Design cpu, start of the top module:
module cpu (
    input  clk,
    input  rst_n,
    input  [31:0] instr,
    input  [31:0] ram_data2,
    input  [10:0] start_pc,
    input  [3:0]  reg_addr,   
    output logic         waiting,
    output logic         ram_w_en1,
    output logic         ram_w_en2,
    output logic [10:0]  ram_addr2,
    output logic [31:0]  ram_in2,
    output logic [31:0]  status_out,
    output logic [31:0]  datapath_out,
    output logic [10:0]  pc_out,
    output logic [31:0]  reg_output
);
For scale: roughly 590 flip-flops, ~230 I/O pins, about 0.048 sq mm of cells after synthesis.
clock: 8.4 ns
lec_check: 0
cap_margin: 30
core_margin: 2
core_utilization: 70
cts_cluster_diameter: 299
cts_cluster_size: 43
gpl_routability_driven: 1
hold_slack_margin: -0.1
max_routing_layer: met4
place_density: 0.64
slew_margin: 20
tns_end_percent: 10
run.sh (not shown) runs the stock make flow with config.mk's settings and CLKGATE_MAP_FILE=.
The baseline did not get past global routing (5_1_grt) on GRT-0228.
Next try:
CORE_UTILIZATION = 57   (was 70)
CTS_CLUSTER_DIAMETER = not set   (was 299)
CTS_CLUSTER_SIZE = not set   (was 43)
HOLD_SLACK_MARGIN = not set   (was -0.1)
MAX_ROUTING_LAYER = met5   (was met4)
clock period = 5.09 ns   (was 8.4 ns; I/O delays follow)
Outcome: The new run ran to the end with violations: negative setup slack. Die area rises by about a fifth. Synthesized cell count does not change. Synthesized area does not change.
Next try:
CAP_MARGIN = 40   (was 30)
CORE_UTILIZATION = 43   (was 57)
GPL_ROUTABILITY_DRIVEN = not set   (was 1)
MAX_ROUTING_LAYER = not set   (was met5)
PLACE_DENSITY = not set   (was 0.64)
TNS_END_PERCENT = not set   (was 10)
clock period = 6.59 ns   (was 5.09 ns; I/O delays follow)
The new run completed, yet does not pass: negative setup slack.
Design area decreases slightly.
First-iteration DRC count decreases by roughly a tenth.
Routed wire length increases by a few percent.
Via count decreases by a few percent.
Global-route usage decreases by 10 points.
Flip-flop count does not change.
Total power decreases by about a fifth.
Sequential power decreases by a quarter to a third.
Next try:
CORE_UTILIZATION = 67   (was 43)
CTS_CLUSTER_DIAMETER = 356   (was not set)
CTS_CLUSTER_SIZE = 98   (was not set)
PLACE_DENSITY = 0.38   (was not set)
TNS_END_PERCENT = 5   (was not set)
What happened:
- The changed run stopped in global routing (5_1_grt)
- die area drops by a quarter to a third
- synthesized cell count is unchanged
- synthesized area stays the same

---

Starting RTL as in the previous note.
==> flow/config.mk <==
export PLATFORM = sky130hd
export DESIGN_NAME = cpu
export DESIGN_NICKNAME = cpu
export VERILOG_FILES = /design/flow/design.v
export SDC_FILE = /design/flow/constraint.sdc
export NUM_CORES = 4
export LEC_CHECK = 0
export CAP_MARGIN = 0
export CELL_PAD_IN_SITES_DETAIL_PLACEMENT = 0
export CORE_ASPECT_RATIO = 1.44
export CORE_MARGIN = 6
export CORE_UTILIZATION = 25
export CTS_CLUSTER_DIAMETER = 352
export CTS_CLUSTER_SIZE = 33
export GPL_ROUTABILITY_DRIVEN = 0
export GPL_TIMING_DRIVEN = 0
export MAX_ROUTING_LAYER = met5
export MIN_ROUTING_LAYER = met2
export PLACE_DENSITY = 0.87
export SLEW_MARGIN = 20
export TNS_END_PERCENT = 35
==> flow/constraint.sdc <==
create_clock -name core_clock -period 15.5 [get_ports {clk}]
set_input_delay 3.1000 -clock core_clock [delete_from_list [all_inputs] [get_ports {clk}]]
set_output_delay 3.1000 -clock core_clock [all_outputs]
set_load 0.01 [all_outputs]
The baseline died in global routing (5_1_grt).
==> next run, changes <==
Settings changed: CAP_MARGIN 0 to 20, CELL_PAD_IN_SITES_DETAIL_PLACEMENT 0 to default, CORE_ASPECT_RATIO 1.44 to default, CORE_MARGIN 6 to 2, CORE_UTILIZATION 25 to 57, CTS_CLUSTER_DIAMETER 352 to default, CTS_CLUSTER_SIZE 33 to default, GPL_ROUTABILITY_DRIVEN 0 to default, GPL_TIMING_DRIVEN 0 to default, MAX_ROUTING_LAYER met5 to default, MIN_ROUTING_LAYER met2 to default, PLACE_DENSITY 0.87 to default, SETUP_SLACK_MARGIN from default to 1.63, TNS_END_PERCENT 35 to default.
Clock period 15.5 ns to 6.75 ns, I/O delays scaled along.
This time the run reached the layout checks and failed them: negative setup slack; area after synthesis stays the same; synthesized cell count does not change; die size came out lower by 57%.
==> next run, changes <==
Settings changed: CAP_MARGIN 20 to 40, CORE_UTILIZATION 57 to 58, SETUP_SLACK_MARGIN 1.63 to default, TNS_END_PERCENT from default to 5.
Clock period 6.75 ns to 9.5 ns, I/O delays scaled along.
The changed run finished clean. Global-route usage fell by 0.15 points. Total power fell by about 40%. Die area fell by 1.7%. Clock power fell by 35%. Setup slack gains 1.9 ns. Synthesized cell count is unchanged. Combinational power fell by about 45%. Synthesized area stays the same. Hold slack stays flat.
==> next run, changes <==
Settings changed: CORE_UTILIZATION 58 to 44, TNS_END_PERCENT 5 to default.
Clock period 9.5 ns to 7.02 ns, I/O delays scaled along.
This time the run reached the layout checks and failed them: negative setup slack.
Final area came out higher by 17%.
Utilization came out lower by 7.6 points.
Routed wire length came out higher by 8.9%.
Worst setup slack is worse by 1.7 ns.
Worst hold slack stays flat.
Total power came out higher by 64%.
Final cell count came out higher by 21%.
Clock skew is about the same.
Sequential power came out higher by about 33%.
Combinational power came out higher by about 90%.
Register-to-register slack is worse by 3.2 ns.
Power is estimated from default activity; no workload was simulated.
